`flow/config.mk`:
```
export PLATFORM = sky130hd
export DESIGN_NAME = apb_slave
export DESIGN_NICKNAME = apb_slave
export VERILOG_FILES = /design/flow/design.v
export SDC_FILE = /design/flow/constraint.sdc
export NUM_CORES = 4
export LEC_CHECK = 0
export CAP_MARGIN = 20
export CELL_PAD_IN_SITES_GLOBAL_PLACEMENT = 1
export CORE_ASPECT_RATIO = 1.43
export CORE_MARGIN = 4
export CORE_UTILIZATION = 54
export GPL_ROUTABILITY_DRIVEN = 0
export GPL_TIMING_DRIVEN = 0
export HOLD_SLACK_MARGIN = 0.26
export MAX_ROUTING_LAYER = met4
export MIN_ROUTING_LAYER = met1
export SLEW_MARGIN = 20
export TNS_END_PERCENT = 45
```
`flow/constraint.sdc`:
```
create_clock -name core_clock -period 5.0 [get_ports {PCLK}]
set_input_delay 1.0000 -clock core_clock [delete_from_list [all_inputs] [get_ports {PCLK}]]
set_output_delay 1.0000 -clock core_clock [all_outputs]
set_load 0.01 [all_outputs]
```
`flow/design.v`:
```
module apb_slave (
  input  logic        PCLK,
  input  logic        PRESETn,
  input  logic [31:0] PADDR,
  input  logic        PSEL,
  input  logic        PENABLE,
  input  logic        PWRITE,
  input  logic [31:0] PWDATA,
  output logic [31:0] PRDATA,
  output logic        PREADY,
  output logic        PSLVERR
);
  logic [15:0] [31:0] registers;
  logic [3:0] addr_index;
  logic       addr_valid;
  assign addr_index = PADDR[5:2];
  assign addr_valid = (PADDR[31:6] == 0);
  typedef enum logic [1:0] {
    IDLE,
    SETUP,
    ACCESS
  } apb_state_t;
  apb_state_t current_state, next_state;
  always_ff @(posedge PCLK or negedge PRESETn) begin
    if (!PRESETn) begin
      current_state <= IDLE;
    end else begin
      current_state <= next_state;
    end
  end
  always_comb begin
    case (current_state)
      IDLE: begin
        if (PSEL && !PENABLE)
          next_state = SETUP;
        else
          next_state = IDLE;
      end
      SETUP: begin
        if (PSEL && PENABLE)
          next_state = ACCESS;
        else
          next_state = IDLE;
      end
      ACCESS: begin
        if (PSEL && !PENABLE)
          next_state = SETUP;
        else
          next_state = IDLE;
      end
      default:
        next_state = IDLE;
    endcase
  end
  always_ff @(posedge PCLK or negedge PRESETn) begin
    if (!PRESETn) begin
      for (int i = 0; i < 16; i++)
        registers[i] <= 32'h0;
      PRDATA <= 32'h0;
      PREADY <= 1'b1;   
      PSLVERR <= 1'b0;  
    end
    else begin
      PREADY <= (next_state != SETUP);
      PSLVERR <= 1'b0;
      if (current_state == SETUP && PSEL && PENABLE) begin
        if (!addr_valid) begin
          PSLVERR <= 1'b1;
        end
        else if (!PWRITE) begin
          PRDATA <= registers[addr_index];
        end
      end
      if (current_state == ACCESS && PSEL && PENABLE && addr_valid && PWRITE) begin
        registers[addr_index] <= PWDATA;
      end
    end
  end
endmodule
```
`flow/run.sh`:
```
#!/bin/bash
# the make line also repeats each setting of config.mk as NAME=value (left out here)
make -C /OpenROAD-flow-scripts/flow DESIGN_CONFIG=/design/flow/config.mk WORK_HOME=/design/flow/orfs CLKGATE_MAP_FILE= finish
```
==> flow_summary_export.csv, run 1 <==
group,metric,value,unit
clock_tree,postCtsHoldBufs,0,
yosys,synthTopCellsByCount,"547 x dfrtp_1, 464 x mux2_2, 128 x mux4_2, 71 x clkbuf_1, 66 x mux2_1",
timing,timing.final.crit_share,92.7,%
clock_tree,cts-resized-gates,0,
placement,io_buffer_count,98,
timing,finalClockSkew,17.4,ps
timing,worst-slew-pin-transition,1260,ps
yosys,syn_inst,1518,
clock_tree,cts-buffers-inserted,54,
detailed_routing,drt_pass1_iterations,5,
global_routing,grt_pass1_vias,15300,
power,clkPwrFrac,46.0,%
yosys,ys_seq_elements,549,
detailed_routing,drt_wl_total,62100,um
detailed_routing,drc_errors,0,
floorplanning,core-area,44900,um2
worst_setup_path,critPathLaunchType,"input port",
clock_tree,cts.clk_slew.worst_paths,60,ps
worst_setup_path,arrival,5100,ps
yosys,yosys_cells,1518,
timing,relSlewSlack,15.7,%
global_routing,grt_overflow,0,
floorplanning,fp-row-count,93,
worst_setup_path,endpoint_kind,"register",
timing,setup_viol,0,
clock_tree,root_buffer,"clkbuf_16",
layout,synthToLayoutAreaGrowth,15.0,%
global_routing,grt_max_degree,104,
clock_tree,htreeDepth,2,
placement,placed_cells,2191,
worst_setup_path,cp-startpoint,"PADDR[3]",
timing,fin_hold_ws,448,ps
power,pwr.group.combinational,0.000401,W
worst_setup_path,path_cells,"clkbuf_1 > clkbuf_1 > clkbuf_1 > inv_1 > ha_1 > nor3b_1 > nor4b_2 > nand2_1 > buf_1 > mux2_2",
yosys,yosys.cell_count.top_type,"dfrtp_1",
detailed_routing,routedWlPerCell,27.1,um
power,internal-power,0.00696,W
global_routing,met1_usage,35.6,%
run_status,outcome,"no timing/DRC/antenna violations",
yosys,yosysUniqueCellTypes,38,
worst_setup_path,rr_endpoint,"registers[62]$_DFFE_PN0P_",
yosys,synth_seq_share,56.1,%
clock_tree,clockBufferDepth,3,
yosys,top_area_share,55.9,%
yosys,largest_area_cell,"dfrtp_1",
floorplanning,fp_util,54.6,%
placement,dp_hpwl,39900,um
clock_tree,tritoncts,"yes",
yosys,synth.comb.largest_family,"multiplexers",
timing,setup_ws,367,ps
clock_tree,cts_sinks,549,
yosys,topCellsByArea,"dfrtp_1 56%, mux2_2 21%, mux4_2 12%, mux2_1 3.0%, a22oi_1 2.0%",
worst_setup_path,crit_type,"in2reg",
layout,layout.cells.non_filler,2292,
worst_setup_path,path_depth,10,
global_routing,grt-busiest-layer,"met2",
timing,finalHoldViolations,0,
power,seqPwrFrac,49.6,%
power,seq-power,0.00444,W
worst_setup_path,worstPathRequired,5460,ps
worst_setup_path,slowest_delay,650,ps
hold_path,hp-class,"in2async",
detailed_routing,drtAntennaViolNets,0,
yosys,yosys_warnings,1,
yosys,avgSynthCellArea,16.1,um2
worst_setup_path,r2r_cells,6,
global_routing,grt_pass1_wl,95500,um
yosys,syn_nets,1589,
timing,max_freq,0.216,GHz
floorplanning,fp.dieW,186,um
power,vdd_drop_max,0.000320,V
power,swShare,22.4,%
worst_setup_path,rr_startpoint,"current_state[1]$_DFF_PN0_",
power,p_sw,0.00201,W
global_routing,grt_util_met2,43.2,%
power,p_per_area,318,nW/um2
detailed_routing,vias,14100,
power,p_comb_share,4.5,%
yosys,adder_share,0.102,%
global_routing,antenna_found_initial,0,
power,power_leader,"registers",
detailed_routing,viasPerCell,6.13,
placement,pre_cts_slack,-160,ps
job,warnings,34,
power,p_leak,14.0,nW
detailed_routing,num_antenna_cells,0,
yosys,async_flop_share,100,%
layout,postLayoutCoreUtil,62.7,%
yosys,synth-xor-area-share,0.0357,%
worst_setup_path,cp.buffers_inverters,5,
yosys,edf_count,0,
detailed_routing,drtIter0Drc,835,
worst_setup_path,crit_top_cell,"clkbuf_1",
worst_setup_path,ff2ff_setup_slack,2180,ps
yosys,syn-cell-area,24500,um2
floorplanning,die_h,263,um
clock_tree,post-cts-setup-buffers,0,
job,maxCapViolations,0,
worst_setup_path,cpMaxStageDelayCell,"clkbuf_1",
worst_setup_path,critPathTopFamily,"buffers and inverters",
timing,finalCriticalPeriod,4630,ps
yosys,muxShareOfSynthArea,37.0,%
worst_setup_path,endpoint,"registers[62]$_DFFE_PN0P_",
power,pg_clk,0.00412,W
clock_tree,clock_latency,590,ps
yosys,ff_type,"dfrtp_1",
timing,drv_slew,0,
yosys,yosys_area,24500,um2
worst_setup_path,cp_max_fo,10,
layout,nNetsFinal,1748,
timing,rsz0062_at_grt,"false",
floorplanning,dieArea,48900,um2
global_routing,grtUsageTotal,26.7,%
global_routing,grt_use_met3,3.68,%
power,p_total,0.00897,W
yosys,ys_sh_simple,2.01,%
yosys,ys_sh_aoi,2.02,%
floorplanning,pin_count,103,
## stage by stage
step | setup TNS (ps) | instance area [um2]
after floorplan | 0 | 24500
after global placement | - | 26200
after detailed placement | -4780 | 26300
after CTS | 0 | 28200
after global routing | 0 | 28200
final | 0 | 28200
## metal layers
layer | wire, um | vias to the layer above | share of wire (%)
li1 | - | 5996 | -
met1 | 25800 | 7619 | 42
met2 | 31700 | 312 | 51
met3 | 2760 | 124 | 4.4
met4 | 1840 | 0 | 3.0
met5 | 0 | - | 0
## cell type report
type / count / area (um2)
fill: 3411 / 16700
tap: 570 / 713
timing repair buffer: 103 / 1120
buffer: 131 / 654
clock buffer: 90 / 1690
multi-input combinational: 832 / 10100
sequential: 549 / 13700
clock inverter: 11 / 130
inverter: 6 / 22.5
==> run 2: changes to the inputs <==
ABC_AREA = 0   (was not set)
CELL_PAD_IN_SITES_GLOBAL_PLACEMENT = not set   (was 1)
CORE_ASPECT_RATIO = not set   (was 1.43)
CORE_MARGIN = 2   (was 4)
CORE_UTILIZATION = 40   (was 54)
CTS_CLUSTER_DIAMETER = 328   (was not set)
CTS_CLUSTER_SIZE = 10   (was not set)
GPL_ROUTABILITY_DRIVEN = not set   (was 0)
HOLD_SLACK_MARGIN = 0.04   (was 0.26)
MAX_ROUTING_LAYER = not set   (was met4)
MIN_ROUTING_LAYER = met2   (was met1)
PLACE_DENSITY_LB_ADDON = 0.29   (was not set)
SLEW_MARGIN = 35   (was 20)
TNS_END_PERCENT = not set   (was 45)
==> flow_summary_export.csv, run 2 <==
group,metric,value,unit
power,pg_clk,0.00395,W
timing,relSlewSlack,37.9,%
power,power_leader,"registers",
layout,fill_cells,5256,
yosys,topCellsByArea,"dfrtp_1 56%, mux2_2 21%, mux4_2 12%, mux2_1 3.0%, a22oi_1 2.0%",
timing,finalCriticalPeriod,4630,ps
yosys,ys_sh_simple,2.01,%
power,p_per_area,311,nW/um2
worst_setup_path,path_cells,"clkbuf_1 > clkbuf_1 > clkbuf_1 > inv_1 > ha_1 > nor3b_1 > nor4b_2 > nand2_1 > buf_1 > mux2_2",
power,vdd_drop_max,0.000257,V
power,p_comb_share,4.8,%
yosys,ys_sh_aoi,2.02,%
job,warnings,28,
detailed_routing,drc_errors,0,
placement,dp_hpwl,39500,um
layout,nNetsFinal,1758,
timing,timing.final.crit_share,92.6,%
worst_setup_path,crit_top_cell,"clkbuf_1",
worst_setup_path,ff2ff_setup_slack,1900,ps
yosys,yosys_area,24500,um2
yosys,largest_area_cell,"dfrtp_1",
timing,finalHoldViolations,0,
worst_setup_path,critPathTopFamily,"buffers and inverters",
worst_setup_path,cp-startpoint,"PADDR[3]",
clock_tree,post-cts-setup-buffers,0,
worst_setup_path,rr_endpoint,"registers[285]$_DFFE_PN0P_",
floorplanning,core-area,60500,um2
detailed_routing,routedWlPerCell,25.4,um
global_routing,grt_max_degree,85,
floorplanning,fp_util,40.5,%
yosys,yosysUniqueCellTypes,38,
worst_setup_path,path_depth,10,
yosys,syn_nets,1589,
layout,layout.cells.non_filler,2488,
timing,rsz0062_at_grt,"false",
yosys,yosys_cells,1518,
clock_tree,cts.clk_slew.worst_paths,60,ps
global_routing,grt_pass1_vias,22300,
run_status,outcome,"no timing/DRC/antenna violations",
power,seq-power,0.00444,W
yosys,yosys.cell_count.top_type,"dfrtp_1",
worst_setup_path,cpMaxStageDelayCell,"clkbuf_1",
worst_setup_path,arrival,5150,ps
worst_setup_path,endpoint,"registers[421]$_DFFE_PN0P_",
yosys,yosys_warnings,1,
worst_setup_path,cp.buffers_inverters,5,
yosys,synth_seq_share,56.1,%
yosys,synthTopCellsByCount,"547 x dfrtp_1, 464 x mux2_2, 128 x mux4_2, 71 x clkbuf_1, 66 x mux2_1",
yosys,synth-xor-area-share,0.0357,%
detailed_routing,drt_wl_total,63300,um
worst_setup_path,crit_type,"in2reg",
placement,placed_cells,2406,
worst_setup_path,rr_startpoint,"current_state[1]$_DFF_PN0_",
timing,max_freq,0.216,GHz
floorplanning,dieArea,63300,um2
power,clkPwrFrac,44.8,%
floorplanning,fp.dieW,252,um
placement,io_buffer_count,98,
worst_setup_path,endpoint_kind,"register",
job,maxCapViolations,0,
yosys,syn_inst,1518,
layout,synthToLayoutAreaGrowth,15.6,%
detailed_routing,drt_pass1_iterations,7,
clock_tree,cts-buffers-inserted,60,
yosys,edf_count,0,
power,internal-power,0.00671,W
worst_setup_path,critPathLaunchType,"input port",
clock_tree,clock_latency,660,ps
global_routing,grt_pass1_wl,96900,um
timing,worst-slew-pin-transition,931,ps
power,seqPwrFrac,50.5,%
worst_setup_path,slowest_delay,570,ps
clock_tree,clockBufferDepth,3,
yosys,avgSynthCellArea,16.1,um2
layout,logic_area,10100,um2
power,p_total,0.00881,W
yosys,ys_seq_elements,549,
layout,regArea,13700,um2
yosys,synth.comb.largest_family,"multiplexers",
global_routing,antenna_found_initial,0,
hold_path,hp-class,"in2async",
yosys,muxShareOfSynthArea,37.0,%
yosys,syn-cell-area,24500,um2
power,p_leak,14.0,nW
timing,drv_slew,0,
global_routing,grt_overflow,0,
placement,pre_cts_slack,-90.5,ps
timing,finalClockSkew,26.2,ps
power,swShare,23.8,%
yosys,ff_type,"dfrtp_1",
timing,setup_ws,371,ps
placement,routabilityCongestion,0.809,
floorplanning,die_h,252,um
detailed_routing,vias,18600,
yosys,adder_share,0.102,%
global_routing,grtUsageTotal,30.3,%
worst_setup_path,r2r_cells,6,
detailed_routing,viasPerCell,7.48,
worst_setup_path,cp_max_fo,10,
clock_tree,htreeDepth,2,
clock_tree,cts-resized-gates,0,
yosys,top_area_share,55.9,%
clock_tree,postCtsHoldBufs,0,
clock_tree,cts_sinks,549,
clock_tree,tritoncts,"yes",
power,p_sw,0.00210,W
clock_tree,root_buffer,"clkbuf_16",
timing,setup_viol,0,
floorplanning,pin_count,103,
floorplanning,fp-row-count,90,
detailed_routing,drtIter0Drc,2294,
yosys,async_flop_share,100,%
power,pwr.group.combinational,0.000419,W
detailed_routing,drtAntennaViolNets,0,
worst_setup_path,worstPathRequired,5520,ps
## run 2: metrics by stage
step | util (%) | hold WS, ps | setup TNS [ps] | cell area (um2)
6_report | 46.9 | 290 | 0 | 28300
5_1_grt | 46.8 | 323 | 0 | 28300
4_1_cts | 46.8 | 295 | 0 | 28300
3_5_place_dp | 44.1 | 473 | -960 | 26700
3_3_place_gp | 43.8 | 467 | - | 26500
2_1_floorplan | - | 453 | 0 | 24500
## run 2: layout make-up
cell class	count	area share (%)
flip-flops and latches	549	48.5
multi-input cells	832	35.6
clock buffers	74	5.48
repair buffers	107	4.20
well taps	782	3.45
plain buffers	131	2.45
clock inverters	3	0.168
inverters	6	0.0795
diodes	4	0.0353
## run 2: routing by layer
layer / up-vias / track usage, % / part of all wire (%)
met3: 383 / 40.2 / 41
met2: 5484 / 36.2 / 52
li1: 5918 / - / -
met5: - / 7.49 / 0.93
met4: 18 / 6.38 / 6.0
met1: 6819 / - / 0
==> run 3: changes to the inputs <==
ABC_AREA = not set   (was 0)
CAP_MARGIN = 10   (was 20)
CELL_PAD_IN_SITES_GLOBAL_PLACEMENT = 1   (was not set)
CORE_UTILIZATION = 72   (was 40)
CTS_CLUSTER_DIAMETER = 395   (was 328)
CTS_CLUSTER_SIZE = not set   (was 10)
GPL_ROUTABILITY_DRIVEN = 1   (was not set)
GPL_TIMING_DRIVEN = 1   (was 0)
HOLD_SLACK_MARGIN = not set   (was 0.04)
MAX_ROUTING_LAYER = met5   (was not set)
MIN_ROUTING_LAYER = met1   (was met2)
PLACE_DENSITY_LB_ADDON = 0.27   (was 0.29)
SETUP_SLACK_MARGIN = -0.11   (was not set)
SLEW_MARGIN = 20   (was 35)
TNS_END_PERCENT = 80   (was not set)
clock period = 1.38 ns   (was 5.0 ns; I/O delays follow)
==> flow_summary_export.csv, run 3 <==
group,metric,value,unit
floorplanning,core-area,33500,um2
worst_setup_path,rr_endpoint,"registers[491]$_DFFE_PN0P_",
yosys,ys_sh_simple,2.01,%
worst_setup_path,slowest_delay,620,ps
detailed_routing,viasPerCell,7.38,
global_routing,grtUsageTotal,41.4,%
detailed_routing,drc_errors,0,
global_routing,grt_pass1_vias,17300,
power,p_comb_share,5.2,%
layout,layout.cells.non_filler,2234,
yosys,adder_share,0.102,%
power,p_sw,0.00766,W
detailed_routing,drtAntennaViolNets,0,
yosys,syn_nets,1589,
placement,io_buffer_count,100,
power,vdd_drop_max,0.00117,V
clock_tree,tritoncts,"yes",
power,internal-power,0.0257,W
yosys,ys_seq_elements,549,
yosys,avgSynthCellArea,16.1,um2
worst_setup_path,r2r_cells,7,
floorplanning,die_h,188,um
power,p_leak,15.3,nW
floorplanning,fp-row-count,67,
job,warnings,32,
layout,nNetsFinal,1813,
timing,worst-slew-pin-transition,686,ps
yosys,synth-xor-area-share,0.0357,%
timing,finalClockSkew,25.5,ps
yosys,yosys_area,24500,um2
clock_tree,clock_latency,620,ps
yosys,ff_type,"dfrtp_1",
timing,timing.final.crit_share,168,%
global_routing,antenna_found_initial,1,
floorplanning,fp_util,73.1,%
yosys,synthTopCellsByCount,"547 x dfrtp_1, 464 x mux2_2, 128 x mux4_2, 71 x clkbuf_1, 66 x mux2_1",
clock_tree,root_buffer,"clkbuf_16",
worst_setup_path,critPathLaunchType,"register",
timing,max_freq,0.430,GHz
worst_setup_path,cp.buffers_inverters,2,
clock_tree,cts.clk_slew.worst_paths,60,ps
power,pwr.group.combinational,0.00175,W
worst_setup_path,path_depth,7,
yosys,synth.comb.largest_family,"multiplexers",
detailed_routing,drt_pass1_iterations,5,
power,seqPwrFrac,48.3,%
clock_tree,htreeDepth,2,
power,seq-power,0.0161,W
global_routing,grt_max_degree,85,
timing,finalCriticalPeriod,2320,ps
worst_setup_path,path_cells,"nand4_1 > or4b_4 > nor4_4 > buf_6 > nand2_8 > clkbuf_16 > mux2_2",
yosys,ys_sh_aoi,2.02,%
global_routing,grt_overflow,0,
timing,drv_slew,0,
power,power_leader,"registers",
worst_setup_path,endpoint_kind,"register",
floorplanning,dieArea,35500,um2
yosys,muxShareOfSynthArea,37.0,%
yosys,largest_area_cell,"dfrtp_1",
timing,fin_hold_ws,153,ps
floorplanning,fp.dieW,188,um
worst_setup_path,critPathTopFamily,"simple AND/OR/NAND/NOR gates",
yosys,syn_inst,1518,
layout,synthToLayoutAreaGrowth,24.2,%
detailed_routing,drt_wl_total,80200,um
worst_setup_path,rr_startpoint,"current_state[1]$_DFF_PN0_",
power,p_per_area,1100,nW/um2
yosys,async_flop_share,100,%
timing,relSlewSlack,54.3,%
placement,dp_hpwl,35800,um
yosys,edf_count,0,
timing,setup_ws,-944,ps
yosys,yosysUniqueCellTypes,38,
floorplanning,pin_count,103,
clock_tree,clockBufferDepth,3,
worst_setup_path,worstPathRequired,1870,ps
worst_setup_path,cpMaxStageDelayCell,"or4b_4",
timing,setup_viol,578,
timing,rsz0062_at_grt,"true",
placement,routabilityCongestion,0.807,
run_status,so_faults,"negative setup slack",
yosys,synth_seq_share,56.1,%
timing,finalHoldViolations,0,
run_status,outcome,"failed layout checks",
worst_setup_path,endpoint,"registers[491]$_DFFE_PN0P_",
power,swShare,23.0,%
job,maxCapViolations,0,
worst_setup_path,crit_type,"reg2reg",
detailed_routing,drtIter0Drc,1818,
power,clkPwrFrac,46.5,%
worst_setup_path,arrival,2820,ps
yosys,topCellsByArea,"dfrtp_1 56%, mux2_2 21%, mux4_2 12%, mux2_1 3.0%, a22oi_1 2.0%",
worst_setup_path,cp-startpoint,"current_state[1]$_DFF_PN0_",
placement,placed_cells,2092,
detailed_routing,routedWlPerCell,35.9,um
yosys,yosys.cell_count.top_type,"dfrtp_1",
yosys,yosys_warnings,1,
worst_setup_path,ff2ff_setup_slack,-940,ps
clock_tree,cts_sinks,549,
clock_tree,cts-buffers-inserted,55,
power,pg_clk,0.0155,W
layout,postLayoutCoreUtil,90.8,%
worst_setup_path,cp_max_fo,6,
yosys,top_area_share,55.9,%
timing,timing.setup.tns,-440210,ps
yosys,yosys_cells,1518,
detailed_routing,vias,16500,
hold_path,hp-class,"in2async",
global_routing,grt_pass1_wl,108000,um
yosys,syn-cell-area,24500,um2
==> run 3: layer usage <==
metal | wire (um) | up-vias | track usage, %
met2 | 36800 | 1379 | 65.0
met3 | 8640 | 459 | 11.3
li1 | - | 6141 | -
met5 | 0 | - | 0
met4 | 6880 | 0 | 21.6
met1 | 27800 | 8498 | 53.9
==> run 3: final cells by class <==
| cell class | count | area [um2] |
|---|---|---|
| antenna | 1 | 2.50 |
| clock buffer | 84 | 1690 |
| clock inverter | 16 | 163 |
| fill | 1134 | 3100 |
| inverter | 6 | 25.0 |
| multi-input combinational | 832 | 10600 |
| sequential | 549 | 13700 |
| tap | 448 | 561 |
| timing repair buffer | 298 | 3640 |
==> run 3: metrics by stage <==
| stage | setup slack, ps | area (um2) | power [W] |
|---|---|---|---|
| 6_report | -944 | 30400 | 0.0333 |
| 3_5_place_dp | -1430 | 27400 | 0.0180 |
| 5_1_grt | -987 | 30400 | 0.0341 |
| 4_1_cts | -837 | 29900 | 0.0330 |
| 3_3_place_gp | -1370 | 27400 | 0.0180 |
| 2_1_floorplan | -1390 | 24900 | 0.0170 |
==> run 3: timing repair <==
action                                  CTS  global route
hold buffers                              1             0
resized                                 108            53
pin swaps                                16             1
buffers inserted                         15             3
endpoints found under the hold margin   272             0
cloned                                   10            15
endpoints found under the setup margin  578           578
==> run 4: changes to the inputs <==
ABC_AREA = 1   (was not set)
CAP_MARGIN = 20   (was 10)
CELL_PAD_IN_SITES_GLOBAL_PLACEMENT = not set   (was 1)
CTS_CLUSTER_DIAMETER = 399   (was 395)
GPL_ROUTABILITY_DRIVEN = not set   (was 1)
GPL_TIMING_DRIVEN = not set   (was 1)
MAX_ROUTING_LAYER = not set   (was met5)
MIN_ROUTING_LAYER = not set   (was met1)
PLACE_DENSITY = 0.78   (was not set)
PLACE_DENSITY_LB_ADDON = not set   (was 0.27)
SETUP_SLACK_MARGIN = -0.13   (was -0.11)
TNS_END_PERCENT = not set   (was 80)
clock period = 2.14 ns   (was 1.38 ns; I/O delays follow)
==> flow_summary_export.csv, run 4 <==
group,metric,value,unit
power,p_per_area,664,nW/um2
yosys,adder_share,0.0846,%
layout,finalInstanceArea,34800,um2
yosys,syn-cell-area,29600,um2
global_routing,grt_pass1_wl,165000,um
detailed_routing,routedWlPerCell,21.5,um
yosys,topCellsByArea,"dfrtp_1 46%, nand2_1 28%, nand3_1 9.5%, nand4_1 3.5%, clkbuf_1 2.3%",
layout,synthToLayoutAreaGrowth,17.6,%
yosys,muxShareOfSynthArea,0,%
timing,timing.final.crit_share,97.3,%
layout,fill_cells,2518,
yosys,top_area_share,46.3,%
timing,finalClockSkew,20.2,ps
worst_setup_path,path_cells,"clkdlybuf4s50_1",
worst_setup_path,endpoint,"PREADY",
timing,relSlewSlack,59.4,%
worst_setup_path,cpMaxStageDelayCell,"clkdlybuf4s50_1",
worst_setup_path,endpoint_kind,"output pin",
timing,max_freq,0.480,GHz
worst_setup_path,rr_startpoint,"current_state[1]$_DFF_PN0_",
timing,setup_viol,0,
yosys,syn_nets,4369,
yosys,synth-xor-area-share,0.0550,%
power,power_leader,"registers",
yosys,ys_seq_elements,549,
clock_tree,post-cts-setup-buffers,0,
layout,logic_area,14300,um2
power,internal-power,0.0169,W
detailed_routing,drtIter0Drc,5004,
timing,drv_slew,0,
floorplanning,core-area,40600,um2
yosys,yosys_cells,4298,
yosys,synth_seq_share,46.5,%
yosys,edf_count,0,
worst_setup_path,rr_endpoint,"registers[459]$_DFFE_PN0P_",
yosys,synth.comb.largest_family,"simple AND/OR/NAND/NOR gates",
worst_setup_path,critPathTopFamily,"buffers and inverters",
timing,finalCriticalPeriod,2080,ps
power,clkPwrFrac,43.3,%
timing,worst-slew-pin-transition,602,ps
yosys,yosys_area,29600,um2
global_routing,grtUsageTotal,50.3,%
worst_setup_path,ff2ff_setup_slack,160,ps
layout,regArea,13700,um2
yosys,syn_inst,4298,
placement,pre_cts_slack,-418,ps
floorplanning,fp_util,72.8,%
worst_setup_path,arrival,1650,ps
power,seq-power,0.0104,W
yosys,ys_sh_aoi,2.24,%
power,p_comb_share,11.7,%
detailed_routing,viasPerCell,6.52,
power,p_sw,0.00619,W
placement,dp_hpwl,63200,um
placement,io_buffer_count,100,
job,maxCapViolations,0,
timing,setup_ws,57.7,ps
yosys,ff_type,"dfrtp_1",
power,pg_clk,0.0100,W
worst_setup_path,crit_type,"reg2out",
detailed_routing,drt_pass1_iterations,6,
clock_tree,root_buffer,"clkbuf_16",
clock_tree,htreeDepth,2,
floorplanning,dieArea,42700,um2
yosys,ys_sh_simple,45.4,%
worst_setup_path,slowest_delay,520,ps
detailed_routing,drtAntennaViolNets,0,
worst_setup_path,r2r_cells,10,
worst_setup_path,cp-startpoint,"PREADY$_DFF_PN1_",
clock_tree,tritoncts,"yes",
clock_tree,cts-resized-gates,0,
worst_setup_path,worstPathRequired,1710,ps
global_routing,grt_pass1_vias,31000,
clock_tree,cts_sinks,549,
power,seqPwrFrac,45.0,%
clock_tree,cts.clk_slew.worst_paths,60,ps
hold_path,hp-class,"in2async",
placement,placed_area,32900,um2
detailed_routing,drt_wl_total,106000,um
floorplanning,die_h,207,um
clock_tree,cts-buffers-inserted,57,
yosys,avgSynthCellArea,6.88,um2
timing,fin_hold_ws,323,ps
power,swShare,26.8,%
detailed_routing,vias,32100,
power,p_leak,18.0,nW
floorplanning,pin_count,103,
power,p_total,0.0231,W
clock_tree,clock_latency,630,ps
job,warnings,31,
power,vdd_drop_max,0.000638,V
global_routing,grt_overflow,0,
global_routing,antenna_found_initial,9,
clock_tree,clockBufferDepth,3,
worst_setup_path,cp_max_fo,1,
yosys,yosysUniqueCellTypes,24,
yosys,yosys_warnings,1,
yosys,largest_area_cell,"dfrtp_1",
worst_setup_path,critPathLaunchType,"register",
worst_setup_path,cp.buffers_inverters,1,
floorplanning,fp.dieW,207,um
yosys,async_flop_share,100,%
timing,finalHoldViolations,0,
detailed_routing,drc_errors,0,
global_routing,grt_max_degree,77,
power,pwr.group.combinational,0.00270,W
layout,nNetsFinal,4425,
worst_setup_path,path_depth,1,
run_status,outcome,"no timing/DRC/antenna violations",
placement,routabilityCongestion,0.909,
yosys,yosys.cell_count.top_type,"nand2_1",
yosys,synthTopCellsByCount,"2188 x nand2_1, 560 x nand3_1, 547 x dfrtp_1, 185 x clkbuf_1, 165 x nand4_1",
floorplanning,fp-row-count,74,
## run 4: what timing repair did
| item | CTS | global route |
|---|---|---|
| hold buffers | 1 | 0 |
| setup endpoints to repair | 0 | 0 |
| hold endpoints to repair | 22 | 0 |
## run 4: layer usage
metal,wire length [um],track usage (%),up-vias
li1,-,-,14000
met1,35800,62.8,14600
met2,46100,75.4,2843
met3,16600,15.5,702
met4,7720,34.2,10
met5,56,0.230,-
## run 4: final cells by class
class / instances / share of cell area, %
Timing Repair Buffer: 347 / 11.7
Inverter: 47 / 0.579
Tap cell: 532 / 1.91
Antenna cell: 4 / 0.0288
Clock inverter: 17 / 0.399
Multi-Input combinational cell: 3352 / 41.0
Clock buffer: 84 / 4.91
Sequential cell: 549 / 39.5
## run 4: through the flow
stage	TNS (ps)	utilization, %	cells
after global placement	-133530	81.0	4826
after global routing	-148	85.6	4930
final	0	85.6	4932
after CTS	0	85.6	4928
after detailed placement	-154460	81.0	4826
after floorplan	-38660	-	4298
==> run 5: changes to the inputs <==
ABC_AREA = not set   (was 1)
CORE_UTILIZATION = 40   (was 72)
CTS_CLUSTER_DIAMETER = not set   (was 399)
PLACE_DENSITY = not set   (was 0.78)
SETUP_SLACK_MARGIN = 0.86   (was -0.13)
clock period = 3.81 ns   (was 2.14 ns; I/O delays follow)
==> flow_summary_export.csv, run 5 <==
group,metric,value,unit
run_status,outcome,"no timing/DRC/antenna violations",
yosys,ys_seq_elements,549,
timing,relSlewSlack,37.0,%
yosys,largest_area_cell,"dfrtp_1",
layout,finalInstanceArea,28600,um2
floorplanning,die_h,252,um
yosys,avgSynthCellArea,16.1,um2
yosys,synth.comb.largest_family,"multiplexers",
worst_setup_path,cpMaxStageDelayCell,"or4b_4",
clock_tree,post-cts-setup-buffers,0,
worst_setup_path,worstPathRequired,4290,ps
worst_setup_path,critPathTopFamily,"simple AND/OR/NAND/NOR gates",
yosys,edf_count,0,
timing,drv_slew,0,
yosys,ys_sh_simple,2.01,%
detailed_routing,drt_pass1_iterations,4,
yosys,muxShareOfSynthArea,37.0,%
clock_tree,cts.clk_slew.worst_paths,60,ps
layout,postLayoutCoreUtil,47.2,%
timing,finalHoldViolations,0,
power,pg_clk,0.00568,W
floorplanning,dieArea,63300,um2
layout,fill_cells,5186,
job,warnings,31,
worst_setup_path,rr_endpoint,"registers[510]$_DFFE_PN0P_",
power,clkPwrFrac,47.2,%
timing,finalClockSkew,20.5,ps
placement,io_buffer_count,100,
worst_setup_path,critPathLaunchType,"input port",
yosys,yosys.cell_count.top_type,"dfrtp_1",
detailed_routing,vias,13600,
power,p_leak,14.1,nW
global_routing,grtUsageTotal,19.1,%
worst_setup_path,ff2ff_setup_slack,1270,ps
power,p_sw,0.00266,W
placement,dp_hpwl,32600,um
layout,layout.cells.non_filler,2430,
yosys,ys_sh_aoi,2.02,%
clock_tree,tritoncts,"yes",
layout,nNetsFinal,1671,
detailed_routing,drt_wl_total,59400,um
worst_setup_path,arrival,3360,ps
placement,placed_area,26600,um2
timing,max_freq,0.347,GHz
detailed_routing,drc_errors,0,
yosys,synth_seq_share,56.1,%
power,vdd_drop_max,0.000259,V
worst_setup_path,r2r_cells,7,
timing,timing.setup.tns,0,ps
floorplanning,pin_count,103,
timing,finalCriticalPeriod,2880,ps
power,pwr.group.combinational,0.000508,W
yosys,async_flop_share,100,%
power,seq-power,0.00583,W
global_routing,grt_pass1_vias,14600,
power,p_per_area,421,nW/um2
clock_tree,cts-buffers-inserted,59,
job,maxCapViolations,0,
power,power_leader,"registers",
timing,worst-slew-pin-transition,945,ps
worst_setup_path,rr_startpoint,"current_state[1]$_DFF_PN0_",
timing,rsz0062_at_grt,"false",
yosys,top_area_share,55.9,%
power,internal-power,0.00935,W
worst_setup_path,slowest_delay,530,ps
detailed_routing,viasPerCell,5.59,
detailed_routing,drtIter0Drc,773,
floorplanning,fp_util,40.5,%
worst_setup_path,path_depth,9,
floorplanning,core-area,60500,um2
global_routing,grt_overflow,0,
global_routing,antenna_found_initial,2,
timing,setup_viol,0,
yosys,ff_type,"dfrtp_1",
clock_tree,postCtsHoldBufs,0,
clock_tree,clockBufferDepth,3,
hold_path,hp-class,"in2async",
worst_setup_path,endpoint_kind,"register",
worst_setup_path,cp-startpoint,"PADDR[4]",
placement,placed_cells,2321,
floorplanning,fp.dieW,252,um
worst_setup_path,path_cells,"clkdlybuf4s50_1 > nor3_1 > ha_1 > or4b_4 > nor4_4 > buf_4 > nand2_4 > buf_12 > mux2_4",
power,p_comb_share,4.2,%
worst_setup_path,endpoint,"registers[510]$_DFFE_PN0P_",
yosys,synth-xor-area-share,0.0357,%
yosys,yosys_cells,1518,
yosys,yosys_area,24500,um2
placement,routabilityCongestion,0.729,
power,seqPwrFrac,48.5,%
yosys,topCellsByArea,"dfrtp_1 56%, mux2_2 21%, mux4_2 12%, mux2_1 3.0%, a22oi_1 2.0%",
yosys,syn_inst,1518,
global_routing,grt_max_degree,129,
yosys,synthTopCellsByCount,"547 x dfrtp_1, 464 x mux2_2, 128 x mux4_2, 71 x clkbuf_1, 66 x mux2_1",
worst_setup_path,cp_max_fo,20,
yosys,yosys_warnings,1,
worst_setup_path,cp.buffers_inverters,3,
clock_tree,clock_latency,610,ps
clock_tree,cts_sinks,549,
worst_setup_path,crit_type,"in2reg",
detailed_routing,routedWlPerCell,24.4,um
yosys,syn-cell-area,24500,um2
global_routing,grt_pass1_wl,91600,um
detailed_routing,drtAntennaViolNets,0,
yosys,syn_nets,1589,
clock_tree,root_buffer,"clkbuf_16",
timing,timing.final.crit_share,75.6,%
power,swShare,22.2,%
yosys,adder_share,0.102,%
yosys,yosysUniqueCellTypes,38,
floorplanning,fp-row-count,90,
layout,synthToLayoutAreaGrowth,16.5,%
clock_tree,htreeDepth,2,
[run 5: per-stage QoR]
| step | power, W | setup WS, ps | hold WS [ps] |
|---|---|---|---|
| CTS | 0.0122 | 966 | 210 |
| detailed placement | 0.00646 | 313 | 470 |
| global route | 0.0125 | 866 | 238 |
| global placement | 0.00645 | 315 | 463 |
| finish | 0.0120 | 929 | 198 |
| floorplan | 0.00614 | 555 | 453 |
[run 5: final cells by class]
class | instances | area [um2] | area share, %
flip-flops and latches | 549 | 13700 | 48.1
multi-input cells | 832 | 10200 | 35.6
clock buffers | 88 | 1750 | 6.12
repair buffers | 152 | 1690 | 5.92
well taps | 782 | 978 | 3.43
clock inverters | 19 | 189 | 0.662
inverters | 6 | 25.0 | 0.0876
diodes | 2 | 5.00 | 0.0175
[run 5: repair_timing]
item / in CTS / in global routing
endpoints found under the hold margin: 0 / 0
setup endpoints to repair: 0 / 83
gates resized: 0 / 1
[run 5: metal layers]
metal,wire [um],global-route usage [%],share of wire (%),vias up
met2,29900,32.2,50,225
li1,-,-,-,5850
met3,1800,2.52,3.0,81
met4,1170,5.71,2.0,0
met5,0,0,0,-
met1,26500,25.9,45,7434
==> run 6: changes to the inputs <==
ABC_AREA = 1   (was not set)
CORE_UTILIZATION = 72   (was 40)
CTS_CLUSTER_SIZE = 99   (was not set)
PLACE_DENSITY = 0.42   (was not set)
SETUP_SLACK_MARGIN = not set   (was 0.86)
TNS_END_PERCENT = 20   (was not set)
clock period = 4.11 ns   (was 3.81 ns; I/O delays follow)
==> flow_summary_export.csv, run 6 <==
group,metric,value,unit
floorplanning,pin_count,103,
layout,synthToLayoutAreaGrowth,11.3,%
global_routing,grt_pass1_wl,159000,um
clock_tree,postCtsHoldBufs,0,
yosys,ys_sh_aoi,2.24,%
worst_setup_path,cpMaxStageDelayCell,"nand3_2",
yosys,yosys_area,29600,um2
floorplanning,dieArea,42700,um2
detailed_routing,drt_pass1_iterations,8,
floorplanning,die_h,207,um
timing,finalCriticalPeriod,3260,ps
yosys,synth.comb.largest_family,"simple AND/OR/NAND/NOR gates",
power,power_leader,"clock",
clock_tree,cts-buffers-inserted,58,
worst_setup_path,worstPathRequired,4620,ps
placement,routabilityCongestion,0.864,
power,clkPwrFrac,46.5,%
yosys,yosysUniqueCellTypes,24,
yosys,yosys.cell_count.top_type,"nand2_1",
yosys,ff_type,"dfrtp_1",
worst_setup_path,arrival,3780,ps
power,p_comb_share,9.7,%
worst_setup_path,r2r_cells,8,
yosys,top_area_share,46.3,%
timing,drv_slew,0,
detailed_routing,drc_errors,0,
worst_setup_path,cp-startpoint,"PADDR[29]",
worst_setup_path,rr_endpoint,"registers[366]$_DFFE_PN0P_",
global_routing,grt_overflow,0,
worst_setup_path,cp_max_fo,14,
floorplanning,fp_util,72.8,%
timing,timing.final.crit_share,79.4,%
timing,worst-slew-pin-transition,1140,ps
placement,dp_hpwl,54900,um
power,p_sw,0.00323,W
power,p_per_area,376,nW/um2
worst_setup_path,critPathTopFamily,"simple AND/OR/NAND/NOR gates",
detailed_routing,drtIter0Drc,5317,
power,vdd_drop_max,0.000373,V
job,maxCapViolations,0,
yosys,synthTopCellsByCount,"2188 x nand2_1, 560 x nand3_1, 547 x dfrtp_1, 185 x clkbuf_1, 165 x nand4_1",
timing,rsz0062_at_grt,"false",
global_routing,antenna_found_initial,6,
worst_setup_path,cp.buffers_inverters,2,
floorplanning,fp-row-count,74,
job,warnings,44,
detailed_routing,drtAntennaViolNets,0,
worst_setup_path,ff2ff_setup_slack,1320,ps
clock_tree,cts.clk_slew.worst_paths,60,ps
yosys,synth-xor-area-share,0.0550,%
yosys,syn_nets,4369,
clock_tree,clockBufferDepth,3,
power,swShare,26.1,%
detailed_routing,vias,31100,
worst_setup_path,rr_startpoint,"current_state[1]$_DFF_PN0_",
power,internal-power,0.00913,W
worst_setup_path,critPathLaunchType,"input port",
global_routing,grt_max_degree,223,
clock_tree,root_buffer,"clkbuf_16",
yosys,syn_inst,4298,
detailed_routing,routedWlPerCell,21.5,um
clock_tree,cts-resized-gates,0,
global_routing,grtUsageTotal,48.9,%
layout,nNetsFinal,4270,
floorplanning,core-area,40600,um2
yosys,synth_seq_share,46.5,%
timing,max_freq,0.306,GHz
detailed_routing,drt_wl_total,103000,um
timing,setup_viol,0,
power,pwr.group.combinational,0.00121,W
timing,timing.setup.tns,0,ps
detailed_routing,viasPerCell,6.50,
yosys,edf_count,0,
timing,finalClockSkew,10.9,ps
yosys,topCellsByArea,"dfrtp_1 46%, nand2_1 28%, nand3_1 9.5%, nand4_1 3.5%, clkbuf_1 2.3%",
yosys,syn-cell-area,29600,um2
placement,io_buffer_count,100,
yosys,yosys_cells,4298,
clock_tree,post-cts-setup-buffers,0,
yosys,largest_area_cell,"dfrtp_1",
timing,relSlewSlack,24.3,%
yosys,adder_share,0.0846,%
layout,fill_cells,2840,
power,seqPwrFrac,43.8,%
worst_setup_path,endpoint_kind,"register",
floorplanning,fp.dieW,207,um
power,seq-power,0.00541,W
run_status,outcome,"no timing/DRC/antenna violations",
clock_tree,htreeDepth,2,
yosys,muxShareOfSynthArea,0,%
clock_tree,cts_sinks,549,
power,pg_clk,0.00575,W
worst_setup_path,crit_type,"in2reg",
clock_tree,tritoncts,"yes",
power,p_leak,17.1,nW
worst_setup_path,slowest_delay,590,ps
yosys,yosys_warnings,1,
global_routing,grt_pass1_vias,29200,
layout,postLayoutCoreUtil,81.0,%
clock_tree,clock_latency,630,ps
yosys,ys_sh_simple,45.4,%
hold_path,hp-class,"in2async",
worst_setup_path,path_cells,"clkdlybuf4s50_1 > nor2_1 > nand2_1 > nor2_1 > nand4_1 > nor2_4 > nand3_2 > buf_4 > nand2_1 > nand2_1",
worst_setup_path,endpoint,"registers[366]$_DFFE_PN0P_",
yosys,async_flop_share,100,%
worst_setup_path,crit_top_cell,"nand2_1",
yosys,avgSynthCellArea,6.88,um2
yosys,ys_seq_elements,549,
timing,finalHoldViolations,0,
worst_setup_path,path_depth,10,
## run 6: metrics by stage
stage	std cells	instance area [um2]	hold WS, ps	setup slack, ps	power (W)
detailed placement	4671	30800	458	373	0.00665
floorplan	4298	29600	442	1170	0.00616
CTS	4781	32900	247	992	0.0123
global placement	4671	30800	453	399	0.00664
finish	4784	32900	215	845	0.0124
global route	4784	32900	267	754	0.0126
## run 6: cell type report
| class | instances | area (um2) | area share (%) |
|---|---|---|---|
| clock inverters | 18 | 228 | 0.692 |
| repair buffers | 191 | 1920 | 5.83 |
| inverters | 47 | 201 | 0.612 |
| diodes | 3 | 7.51 | 0.0228 |
| clock buffers | 92 | 1890 | 5.75 |
| flip-flops and latches | 549 | 13700 | 41.8 |
| well taps | 532 | 666 | 2.02 |
| multi-input cells | 3352 | 14200 | 43.3 |
## run 6: metal layers
layer  wire length [um]  part of all wire (%)  vias to the layer above  global-route usage, %
met4               6750                   6.5                        4                   30.5
met3              15800                    15                      558                   15.5
met1              35300                    34                    14300                   61.9
met2              45200                    44                     2601                   73.3
li1                   -                     -                    13600                      -
met5                 27                 0.026                        -                      0
==> run 7: changes to the inputs <==
ABC_AREA = not set   (was 1)
CAP_MARGIN = 10   (was 20)
CELL_PAD_IN_SITES_GLOBAL_PLACEMENT = 0   (was not set)
CTS_CLUSTER_SIZE = 43   (was 99)
GPL_ROUTABILITY_DRIVEN = 0   (was not set)
GPL_TIMING_DRIVEN = 1   (was not set)
MAX_ROUTING_LAYER = met5   (was not set)
MIN_ROUTING_LAYER = met1   (was not set)
PLACE_DENSITY = not set   (was 0.42)
SETUP_SLACK_MARGIN = 0.66   (was not set)
TNS_END_PERCENT = 80   (was 20)
clock period = 2.25 ns   (was 4.11 ns; I/O delays follow)
==> flow_summary_export.csv, run 7 <==
group,metric,value,unit
clock_tree,root_buffer,"clkbuf_16",
yosys,largest_area_cell,"dfrtp_1",
power,seqPwrFrac,49.6,%
power,clkPwrFrac,45.1,%
global_routing,grt_pass1_vias,15900,
global_routing,antenna_found_initial,2,
yosys,ys_seq_elements,549,
yosys,yosys.cell_count.top_type,"dfrtp_1",
power,seq-power,0.00987,W
yosys,avgSynthCellArea,16.1,um2
timing,setup_ws,-96.5,ps
timing,relSlewSlack,27.2,%
worst_setup_path,rr_endpoint,"registers[314]$_DFFE_PN0P_",
hold_path,hp-class,"in2async",
clock_tree,clock_latency,600,ps
yosys,syn_inst,1518,
worst_setup_path,arrival,2810,ps
floorplanning,core-area,33500,um2
detailed_routing,vias,15700,
worst_setup_path,worstPathRequired,2720,ps
yosys,yosys_warnings,1,
yosys,synthTopCellsByCount,"547 x dfrtp_1, 464 x mux2_2, 128 x mux4_2, 71 x clkbuf_1, 66 x mux2_1",
clock_tree,htreeDepth,2,
yosys,syn_nets,1589,
power,swShare,22.6,%
floorplanning,fp-row-count,67,
worst_setup_path,slowest_delay,390,ps
worst_setup_path,cpMaxStageDelayCell,"dfrtp_1",
yosys,adder_share,0.102,%
timing,timing.setup.tns,-12710,ps
detailed_routing,drt_pass1_iterations,7,
timing,timing.final.crit_share,104,%
power,p_per_area,656,nW/um2
yosys,synth_seq_share,56.1,%
worst_setup_path,cp.buffers_inverters,4,
clock_tree,cts_sinks,549,
worst_setup_path,critPathTopFamily,"simple AND/OR/NAND/NOR gates",
yosys,muxShareOfSynthArea,37.0,%
timing,setup_viol,310,
clock_tree,tritoncts,"yes",
worst_setup_path,cp-startpoint,"current_state[1]$_DFF_PN0_",
clock_tree,cts-buffers-inserted,54,
yosys,ff_type,"dfrtp_1",
yosys,edf_count,0,
worst_setup_path,path_depth,9,
floorplanning,die_h,188,um
timing,finalClockSkew,15.3,ps
yosys,synth.comb.largest_family,"multiplexers",
worst_setup_path,crit_type,"reg2reg",
detailed_routing,drt_wl_total,73200,um
yosys,ys_sh_simple,2.01,%
detailed_routing,drc_errors,0,
power,p_comb_share,5.4,%
clock_tree,clockBufferDepth,3,
layout,finalInstanceArea,30400,um2
floorplanning,fp_util,73.1,%
yosys,async_flop_share,100,%
floorplanning,pin_count,103,
run_status,outcome,"failed layout checks",
floorplanning,dieArea,35500,um2
worst_setup_path,endpoint_kind,"register",
layout,synthToLayoutAreaGrowth,23.9,%
worst_setup_path,r2r_cells,9,
worst_setup_path,cp_max_fo,22,
worst_setup_path,endpoint,"registers[314]$_DFFE_PN0P_",
placement,dp_hpwl,34500,um
worst_setup_path,rr_startpoint,"current_state[1]$_DFF_PN0_",
timing,drv_slew,0,
yosys,yosysUniqueCellTypes,38,
global_routing,grtUsageTotal,35.0,%
worst_setup_path,path_cells,"nand4_1 > buf_4 > buf_6 > nor3b_4 > nor4b_4 > buf_6 > nand2_2 > buf_12 > mux2_2",
yosys,top_area_share,55.9,%
power,power_leader,"registers",
yosys,yosys_area,24500,um2
yosys,syn-cell-area,24500,um2
yosys,ys_sh_aoi,2.02,%
worst_setup_path,crit_top_cell,"buf_6",
timing,rsz0062_at_grt,"true",
global_routing,grt_pass1_wl,93600,um
global_routing,grt_max_degree,82,
run_status,so_faults,"negative setup slack",
power,pg_clk,0.00897,W
detailed_routing,drtIter0Drc,1554,
power,p_leak,15.2,nW
worst_setup_path,ff2ff_setup_slack,-100,ps
power,vdd_drop_max,0.000872,V
placement,pre_cts_slack,-793,ps
job,warnings,33,
clock_tree,cts.clk_slew.worst_paths,60,ps
floorplanning,fp.dieW,188,um
job,maxCapViolations,0,
yosys,topCellsByArea,"dfrtp_1 56%, mux2_2 21%, mux4_2 12%, mux2_1 3.0%, a22oi_1 2.0%",
detailed_routing,routedWlPerCell,33.3,um
timing,finalHoldViolations,0,
yosys,yosys_cells,1518,
worst_setup_path,critPathLaunchType,"register",
power,p_sw,0.00449,W
global_routing,grt_overflow,0,
power,pwr.group.combinational,0.00107,W
placement,io_buffer_count,100,
detailed_routing,drtAntennaViolNets,0,
timing,fin_hold_ws,358,ps
yosys,synth-xor-area-share,0.0357,%
timing,finalCriticalPeriod,2350,ps
power,internal-power,0.0154,W
detailed_routing,viasPerCell,7.16,
timing,worst-slew-pin-transition,1090,ps
power,p_total,0.0199,W
layout,nNetsFinal,1777,
placement,placed_area,26900,um2
timing,max_freq,0.426,GHz
## run 7: layout make-up
cell class                      instances  area [um2]
Tap cell                              448         561
Clock inverter                          5        50.0
Timing Repair Buffer                  262        3490
Sequential cell                       549       13700
Fill cell                            1119        3170
Inverter                                6        25.0
Antenna cell                            3        7.51
Multi-Input combinational cell        833       10800
Clock buffer                           91        1680
## run 7: metrics by stage
stage               instances  utilization (%)
floorplan                1518                -
global placement         2040             80.2
detailed placement       2040             80.2
CTS                      2148             86.2
global route             2196             90.5
finish                   2197             90.5
## run 7: timing repair
item                                   in CTS  in global routing
gates resized                              28                215
pin swaps                                   7                 17
hold buffers                                1                  0
cloned                                      3                 28
setup endpoints to repair                 578                578
setup buffers                               8                 18
endpoints found under the hold margin      38                  0
## run 7: metal layers
layer | vias to the layer above | track usage (%) | share of wire, %
met4 | 0 | 13.9 | 5.8
met3 | 290 | 6.41 | 8.5
li1 | 6079 | - | -
met1 | 8351 | 47.8 | 37
met2 | 1020 | 56.9 | 49
met5 | - | 0.549 | 0
==> run 8: changes to the inputs <==
ABC_AREA = 1   (was not set)
CAP_MARGIN = 35   (was 10)
CELL_PAD_IN_SITES_DETAIL_PLACEMENT = 1   (was not set)
CELL_PAD_IN_SITES_GLOBAL_PLACEMENT = 3   (was 0)
CORE_ASPECT_RATIO = 1.87   (was not set)
CORE_UTILIZATION = 57   (was 72)
CTS_CLUSTER_SIZE = not set   (was 43)
GPL_TIMING_DRIVEN = 0   (was 1)
HOLD_SLACK_MARGIN = 0.25   (was not set)
MIN_ROUTING_LAYER = met2   (was met1)
PLACE_DENSITY = 0.46   (was not set)
SETUP_SLACK_MARGIN = not set   (was 0.66)
TNS_END_PERCENT = 5   (was 80)
clock period = 5.12 ns   (was 2.25 ns; I/O delays follow)
==> flow_summary_export.csv, run 8 <==
group,metric,value,unit
yosys,largest_area_cell,"dfrtp_1",
yosys,muxShareOfSynthArea,0,%
yosys,ys_sh_aoi,2.24,%
yosys,syn-cell-area,29600,um2
floorplanning,fp_util,57.4,%
yosys,edf_count,0,
run_status,error,"[ERROR GPL-0301] Utilization 136.895 % exceeds 100%.",
floorplanning,core-area,51500,um2
run_status,outcome,"stopped before the end",
yosys,ff_type,"dfrtp_1",
floorplanning,fp-row-count,114,
run_status,failed_stage,"global placement without I/O",
yosys,avgSynthCellArea,6.88,um2
yosys,synthTopCellsByCount,"2188 x nand2_1, 560 x nand3_1, 547 x dfrtp_1, 185 x clkbuf_1, 165 x nand4_1",
floorplanning,die_h,315,um
yosys,adder_share,0.0846,%
yosys,synth-xor-area-share,0.0550,%
yosys,async_flop_share,100,%
yosys,syn_inst,4298,
yosys,top_area_share,46.3,%
yosys,ys_sh_simple,45.4,%
yosys,ys_seq_elements,549,
floorplanning,dieArea,53800,um2
yosys,syn_nets,4369,
yosys,yosys.cell_count.top_type,"nand2_1",
yosys,synth_seq_share,46.5,%
yosys,topCellsByArea,"dfrtp_1 46%, nand2_1 28%, nand3_1 9.5%, nand4_1 3.5%, clkbuf_1 2.3%",
yosys,yosys_warnings,1,
yosys,yosysUniqueCellTypes,24,
floorplanning,fp.dieW,171,um
yosys,yosys_area,29600,um2
yosys,synth.comb.largest_family,"simple AND/OR/NAND/NOR gates",
yosys,yosys_cells,4298,
==> run 9: changes to the inputs <==
CAP_MARGIN = 20   (was 35)
CELL_PAD_IN_SITES_DETAIL_PLACEMENT = not set   (was 1)
CELL_PAD_IN_SITES_GLOBAL_PLACEMENT = not set   (was 3)
CORE_ASPECT_RATIO = not set   (was 1.87)
CORE_UTILIZATION = 72   (was 57)
CTS_CLUSTER_DIAMETER = 365   (was not set)
GPL_ROUTABILITY_DRIVEN = not set   (was 0)
GPL_TIMING_DRIVEN = not set   (was 0)
HOLD_SLACK_MARGIN = not set   (was 0.25)
MAX_ROUTING_LAYER = not set   (was met5)
MIN_ROUTING_LAYER = not set   (was met2)
PLACE_DENSITY = 0.63   (was 0.46)
SETUP_SLACK_MARGIN = -0.13   (was not set)
TNS_END_PERCENT = not set   (was 5)
clock period = 2.14 ns   (was 5.12 ns; I/O delays follow)
==> flow_summary_export.csv, run 9 <==
group,metric,value,unit
run_status,outcome,"no timing/DRC/antenna violations",
placement,routabilityCongestion,0.909,
worst_setup_path,arrival,1650,ps
power,pg_clk,0.0100,W
worst_setup_path,critPathTopFamily,"buffers and inverters",
floorplanning,die_h,207,um
floorplanning,fp.dieW,207,um
floorplanning,pin_count,103,
floorplanning,fp_util,72.8,%
clock_tree,cts.clk_slew.worst_paths,60,ps
worst_setup_path,cp_max_fo,1,
yosys,ys_sh_simple,45.4,%
floorplanning,fp-row-count,74,
yosys,yosysUniqueCellTypes,24,
clock_tree,tritoncts,"yes",
detailed_routing,viasPerCell,6.52,
power,p_comb_share,11.7,%
detailed_routing,drt_pass1_iterations,6,
yosys,avgSynthCellArea,6.88,um2
power,internal-power,0.0169,W
yosys,adder_share,0.0846,%
layout,nNetsFinal,4425,
global_routing,grt_pass1_vias,31000,
yosys,yosys_cells,4298,
power,pwr.group.combinational,0.00270,W
worst_setup_path,r2r_cells,10,
timing,worst-slew-pin-transition,602,ps
yosys,ys_seq_elements,549,
worst_setup_path,endpoint_kind,"output pin",
hold_path,hp-class,"in2async",
timing,finalCriticalPeriod,2080,ps
global_routing,grtUsageTotal,50.3,%
worst_setup_path,slowest_delay,520,ps
clock_tree,htreeDepth,2,
layout,layout.cells.non_filler,4932,
global_routing,grt_pass1_wl,165000,um
detailed_routing,drtIter0Drc,5004,
power,seqPwrFrac,45.0,%
power,swShare,26.8,%
power,p_leak,18.0,nW
clock_tree,clockBufferDepth,3,
yosys,yosys_area,29600,um2
yosys,largest_area_cell,"dfrtp_1",
yosys,yosys.cell_count.top_type,"nand2_1",
placement,dp_hpwl,63200,um
floorplanning,dieArea,42700,um2
layout,postLayoutCoreUtil,85.6,%
timing,finalClockSkew,20.2,ps
yosys,muxShareOfSynthArea,0,%
clock_tree,cts_sinks,549,
worst_setup_path,ff2ff_setup_slack,160,ps
global_routing,grt_overflow,0,
power,vdd_drop_max,0.000638,V
placement,io_buffer_count,100,
worst_setup_path,worstPathRequired,1710,ps
worst_setup_path,rr_endpoint,"registers[459]$_DFFE_PN0P_",
timing,relSlewSlack,59.4,%
worst_setup_path,cpMaxStageDelayCell,"clkdlybuf4s50_1",
job,maxCapViolations,0,
detailed_routing,drt_wl_total,106000,um
timing,setup_viol,0,
clock_tree,cts-buffers-inserted,57,
yosys,syn_nets,4369,
worst_setup_path,endpoint,"PREADY",
worst_setup_path,path_depth,1,
power,clkPwrFrac,43.3,%
timing,drv_slew,0,
yosys,ys_sh_aoi,2.24,%
yosys,synth.comb.largest_family,"simple AND/OR/NAND/NOR gates",
clock_tree,root_buffer,"clkbuf_16",
layout,synthToLayoutAreaGrowth,17.6,%
power,p_per_area,664,nW/um2
job,warnings,31,
worst_setup_path,path_cells,"clkdlybuf4s50_1",
yosys,async_flop_share,100,%
detailed_routing,drc_errors,0,
worst_setup_path,cp.buffers_inverters,1,
detailed_routing,routedWlPerCell,21.5,um
global_routing,grt_max_degree,77,
power,p_sw,0.00619,W
clock_tree,clock_latency,630,ps
worst_setup_path,critPathLaunchType,"register",
yosys,topCellsByArea,"dfrtp_1 46%, nand2_1 28%, nand3_1 9.5%, nand4_1 3.5%, clkbuf_1 2.3%",
timing,finalHoldViolations,0,
worst_setup_path,crit_type,"reg2out",
yosys,synthTopCellsByCount,"2188 x nand2_1, 560 x nand3_1, 547 x dfrtp_1, 185 x clkbuf_1, 165 x nand4_1",
yosys,synth-xor-area-share,0.0550,%
timing,max_freq,0.480,GHz
yosys,syn-cell-area,29600,um2
floorplanning,core-area,40600,um2
yosys,edf_count,0,
detailed_routing,drtAntennaViolNets,0,
power,power_leader,"registers",
placement,placed_cells,4826,
global_routing,antenna_found_initial,9,
yosys,yosys_warnings,1,
yosys,syn_inst,4298,
yosys,ff_type,"dfrtp_1",
yosys,synth_seq_share,46.5,%
detailed_routing,vias,32100,
worst_setup_path,cp-startpoint,"PREADY$_DFF_PN1_",
timing,timing.final.crit_share,97.3,%
power,seq-power,0.0104,W
worst_setup_path,rr_startpoint,"current_state[1]$_DFF_PN0_",
yosys,top_area_share,46.3,%
run 9: area by class of cell:
cell class              instances  area (um2)
clock buffers                  84        1710
repair buffers                347        4070
clock inverters                17         139
well taps                     532         666
inverters                      47         201
fillers                      2518        5860
flip-flops and latches        549       13700
multi-input cells            3352       14300
diodes                          4        10.0
run 9: stage by stage:
step           hold WS, ps  TNS (ps)  setup WS (ps)  total power [W]  instance area [um2]
2_1_floorplan          132    -38660           -150           0.0119                29600
3_3_place_gp           370   -133530           -371           0.0131                32900
3_5_place_dp           371   -154460           -418           0.0131                32900
4_1_cts                319         0           44.1           0.0229                34800
5_1_grt                351      -148          -29.1           0.0235                34800
6_report               323         0           57.7           0.0231                34800
run 9: what timing repair did:
item,in CTS,in global routing
gates resized,0,0
hold buffers,1,0
setup buffers,0,0
hold endpoints to repair,22,0
run 9: metal layers:
layer  routed length, um  global-route usage, %  part of all wire (%)
met1               35800                   62.8                    34
met2               46100                   75.4                    43
met3               16600                   15.5                    16
met4                7720                   34.2                   7.3
met5                  56                  0.230                 0.053
==> run 10: changes to the inputs <==
ABC_AREA = not set   (was 1)
CORE_UTILIZATION = 68   (was 72)
CTS_CLUSTER_DIAMETER = not set   (was 365)
PLACE_DENSITY = not set   (was 0.63)
SETUP_SLACK_MARGIN = not set   (was -0.13)
clock period = 2.72 ns   (was 2.14 ns; I/O delays follow)
==> flow_summary_export.csv, run 10 <==
group,metric,value,unit
run_status,outcome,"no timing/DRC/antenna violations",
power,swShare,22.0,%
worst_setup_path,crit_type,"in2reg",
power,p_leak,14.3,nW
worst_setup_path,ff2ff_setup_slack,390,ps
detailed_routing,routedWlPerCell,26.4,um
hold_path,min_to,"registers[8]$_DFFE_PN0P_",
global_routing,grt_pass1_wl,89800,um
placement,routabilityCongestion,0.791,
yosys,ys_seq_elements,549,
power,seqPwrFrac,49.9,%
placement,pre_cts_slack,-422,ps
power,p_comb_share,4.5,%
yosys,synth.comb.largest_family,"multiplexers",
worst_setup_path,path_cells,"clkdlybuf4s50_1 > nor4_1 > nand3_1 > nand4bb_1 > or4_2 > buf_4 > mux2_1",
yosys,yosys_area,24500,um2
detailed_routing,viasPerCell,6.58,
yosys,muxShareOfSynthArea,37.0,%
global_routing,grtUsageTotal,31.5,%
timing,finalCriticalPeriod,2550,ps
worst_setup_path,worstPathRequired,3190,ps
worst_setup_path,cp_max_fo,10,
timing,fin_hold_ws,486,ps
clock_tree,cts-buffers-inserted,54,
yosys,edf_count,0,
timing,relSlewSlack,29.1,%
power,p_per_area,573,nW/um2
yosys,synth-xor-area-share,0.0357,%
yosys,ys_sh_simple,2.01,%
worst_setup_path,endpoint_kind,"register",
layout,synthToLayoutAreaGrowth,16.4,%
worst_setup_path,critPathLaunchType,"input port",
layout,layout.cells.non_filler,2141,
worst_setup_path,r2r_cells,6,
detailed_routing,drtAntennaViolNets,0,
detailed_routing,vias,14100,
timing,timing.setup.tns,0,ps
hold_path,holdPathStages,1,
timing,setup_ws,174,ps
placement,dp_hpwl,33900,um
worst_setup_path,path_depth,7,
yosys,top_area_share,55.9,%
worst_setup_path,rr_endpoint,"registers[139]$_DFFE_PN0P_",
timing,drv_slew,0,
floorplanning,core-area,35600,um2
timing,setup_viol,0,
clock_tree,root_buffer,"clkbuf_16",
yosys,syn-cell-area,24500,um2
timing,finalHoldViolations,0,
floorplanning,die_h,194,um
power,power_leader,"registers",
worst_setup_path,cp-startpoint,"PADDR[21]",
yosys,async_flop_share,100,%
clock_tree,cts.clk_slew.worst_paths,60,ps
detailed_routing,drt_pass1_iterations,4,
placement,io_buffer_count,100,
placement,placed_cells,2042,
global_routing,grt_overflow,0,
clock_tree,tritoncts,"yes",
timing,rsz0062_at_grt,"false",
yosys,avgSynthCellArea,16.1,um2
job,maxCapViolations,0,
yosys,adder_share,0.102,%
floorplanning,pin_count,103,
floorplanning,dieArea,37600,um2
yosys,yosys.cell_count.top_type,"dfrtp_1",
detailed_routing,drc_errors,0,
power,vdd_drop_max,0.000579,V
job,warnings,31,
clock_tree,htreeDepth,2,
worst_setup_path,rr_startpoint,"current_state[1]$_DFF_PN0_",
power,pg_clk,0.00745,W
worst_setup_path,endpoint,"registers[139]$_DFFE_PN0P_",
power,internal-power,0.0127,W
global_routing,antenna_found_initial,3,
yosys,yosysUniqueCellTypes,38,
clock_tree,cts_sinks,549,
yosys,yosys_warnings,1,
timing,finalClockSkew,13.1,ps
detailed_routing,num_antenna_cells,0,
yosys,syn_nets,1589,
clock_tree,cts-resized-gates,0,
floorplanning,fp_util,68.9,%
detailed_routing,drt_wl_total,56600,um
power,seq-power,0.00817,W
timing,max_freq,0.393,GHz
detailed_routing,drtIter0Drc,867,
yosys,syn_inst,1518,
timing,timing.final.crit_share,93.6,%
placement,placed_area,26700,um2
power,clkPwrFrac,45.6,%
worst_setup_path,arrival,3010,ps
floorplanning,fp.dieW,194,um
yosys,yosys_cells,1518,
global_routing,grt_pass1_vias,15000,
worst_setup_path,cp.buffers_inverters,2,
yosys,largest_area_cell,"dfrtp_1",
yosys,synthTopCellsByCount,"547 x dfrtp_1, 464 x mux2_2, 128 x mux4_2, 71 x clkbuf_1, 66 x mux2_1",
power,p_sw,0.00360,W
timing,worst-slew-pin-transition,1060,ps
worst_setup_path,cpMaxStageDelayCell,"or4_2",
layout,finalInstanceArea,28500,um2
yosys,ff_type,"dfrtp_1",
yosys,ys_sh_aoi,2.02,%
hold_path,min_from,"registers[8]$_DFFE_PN0P_",
hold_path,hp-class,"reg2reg",
worst_setup_path,slowest_delay,660,ps
yosys,synth_seq_share,56.1,%
worst_setup_path,critPathTopFamily,"simple AND/OR/NAND/NOR gates",
clock_tree,clock_latency,600,ps
clock_tree,clockBufferDepth,3,
layout,nNetsFinal,1709,
power,pwr.group.combinational,0.000732,W
yosys,topCellsByArea,"dfrtp_1 56%, mux2_2 21%, mux4_2 12%, mux2_1 3.0%, a22oi_1 2.0%",
global_routing,grt_max_degree,82,
floorplanning,fp-row-count,69,
## run 10: cell type report
type	count	area [um2]
Clock buffer	85	1650
Clock inverter	13	124
Fill cell	1925	7050
Inverter	6	25.0
Multi-Input combinational cell	832	10200
Sequential cell	549	13700
Tap cell	461	577
Timing Repair Buffer	195	2230
## run 10: routing by layer
layer  routed length [um]  global-route usage [%]  vias to the layer above
li1                     -                       -                     5956
met1                25800                    48.0                     7684
met2                26500                    48.2                      361
met3                 3060                    5.29                       92
met4                 1200                    8.64                        4
met5                   26                       0                        -
## run 10: what timing repair did
item                                   in CTS  in global routing
buffers inserted                            0                  0
hold buffers                                1                  0
endpoints found under the hold margin      52                  0
## run 10: metrics by stage
stage               util (%)  power (W)
finish                  80.2     0.0164
global route            80.2     0.0169
CTS                     80.2     0.0165
detailed placement      75.2    0.00906
global placement        75.2    0.00904
floorplan                  -    0.00859
No activity file was given, so power comes from the tool's default toggle rates.
